==> inputs of run Z <==
// FIR_low_pass_filter
module FIR_low_pass_filter(
	input clk,
	input rst,
	input [7:0]FIR_IN,
	output reg [16:0]FIR_OUT
);
reg[7:0] delay_pipeline1;
reg[7:0] delay_pipeline2;
reg[7:0] delay_pipeline3;
reg[7:0] delay_pipeline4;
reg[7:0] delay_pipeline5;
reg[7:0] delay_pipeline6;
reg[7:0] delay_pipeline7;
reg[7:0] delay_pipeline8;
reg[7:0] delay_pipeline9;
wire[7:0] coeff1 = 8'd7;	 
wire[7:0] coeff2 = 8'd5;
wire[7:0] coeff3 = 8'd51;
wire[7:0] coeff4 = 8'd135;
wire[7:0] coeff5 = 8'd179;
wire[7:0] coeff6 = 8'd135;
wire[7:0] coeff7 = 8'd51;
wire[7:0] coeff8 = 8'd5;
wire[7:0] coeff9 = 8'd7;
reg signed [16:0] multi_data1 ; 
reg signed [16:0] multi_data2 ;
reg signed [16:0] multi_data3 ;
reg signed [16:0] multi_data4 ;
reg signed [16:0] multi_data5 ;
reg signed [16:0] multi_data6 ;
reg signed [16:0] multi_data7 ;
reg signed [16:0] multi_data8 ;
reg signed [16:0] multi_data9 ;
always@(posedge clk or negedge rst)
if(!rst)
begin
	delay_pipeline1 <= 8'b0 ;
	delay_pipeline2 <= 8'b0 ;
	delay_pipeline3 <= 8'b0 ;
	delay_pipeline4 <= 8'b0 ;
	delay_pipeline5 <= 8'b0 ;
	delay_pipeline6 <= 8'b0 ;
	delay_pipeline7 <= 8'b0 ;
	delay_pipeline8 <= 8'b0 ;
	delay_pipeline9 <= 8'b0 ;
end
else
begin
	delay_pipeline1 <= FIR_IN;
	delay_pipeline2 <= delay_pipeline1 ;
	delay_pipeline3 <= delay_pipeline2 ;
	delay_pipeline4 <= delay_pipeline3 ;
	delay_pipeline5 <= delay_pipeline4 ;
	delay_pipeline6 <= delay_pipeline5 ;
	delay_pipeline7 <= delay_pipeline6 ;
	delay_pipeline8 <= delay_pipeline7 ;
	delay_pipeline9 <= delay_pipeline8 ;
end
always@(posedge clk or negedge rst)  
	if(!rst)
		multi_data1 <= 17'b0 ;
	else
		multi_data1 <= delay_pipeline1*coeff1 ;
always@(posedge clk or negedge rst)  
	if(!rst)
		multi_data2 <= 17'b0 ;
	else
		multi_data2 <= delay_pipeline2*coeff2 ;
always@(posedge clk or negedge rst)  
	if(!rst)
		multi_data3 <= 17'b0 ;
	else
		multi_data3 <= delay_pipeline3*coeff3 ;
always@(posedge clk or negedge rst)  
	if(!rst)
		multi_data4 <= 17'b0 ;
	else
		multi_data4 <= delay_pipeline4*coeff4 ;
always@(posedge clk or negedge rst)  
	if(!rst)
		multi_data5 <= 17'b0 ;
	else
		multi_data5 <= delay_pipeline5*coeff5 ;
always@(posedge clk or negedge rst)  
	if(!rst)
		multi_data6 <= 17'b0 ;
	else
		multi_data6 <= delay_pipeline6*coeff6 ;
  ...
clock: 3.92 ns
lec_check: 0
abc_area: 1
cap_margin: 20
core_margin: 2
core_utilization: 71
hold_slack_margin: 0.3
place_density_lb_addon: 0.09
slew_margin: 20
run.sh (not shown) runs the stock make flow with config.mk's settings and CLKGATE_MAP_FILE=.
==> run B (differences from run Z) <==
- ABC_AREA: 1 -> default
- CORE_UTILIZATION: 71 -> 72
- HOLD_SLACK_MARGIN: 0.3 -> default
- PLACE_DENSITY_LB_ADDON: 0.09 -> default
==> flow/constraint.sdc (replaced) <==
create_clock -name core_clock -period 3.05 [get_ports {clk}]
set_input_delay 0.6100 -clock core_clock [delete_from_list [all_inputs] [get_ports {clk}]]
set_output_delay 0.6100 -clock core_clock [all_outputs]
set_load 0.01 [all_outputs]
==> notes <==
Against run B, the first-iteration DRC count of run Z is lower by 68%.
In flip-flop count, run B and run Z do not differ.
Against run Z, the fmax of run B is smaller by 21%.
Between run Z and run B, the lower sequential share of layout area is in run B (gap 3.2 points).
Between run B and run Z, the lower routed wire length is in run Z (gap 83%, measured against run Z).
Against run B, the worst hold slack of run Z is higher by 240 ps.
Clock skew: run B is higher than run Z (1.3 ps).
Run B finished but failed the layout checks on negative setup slack. Run Z finished clean.
In run Z the design area is lower than in run B, by about 11%.
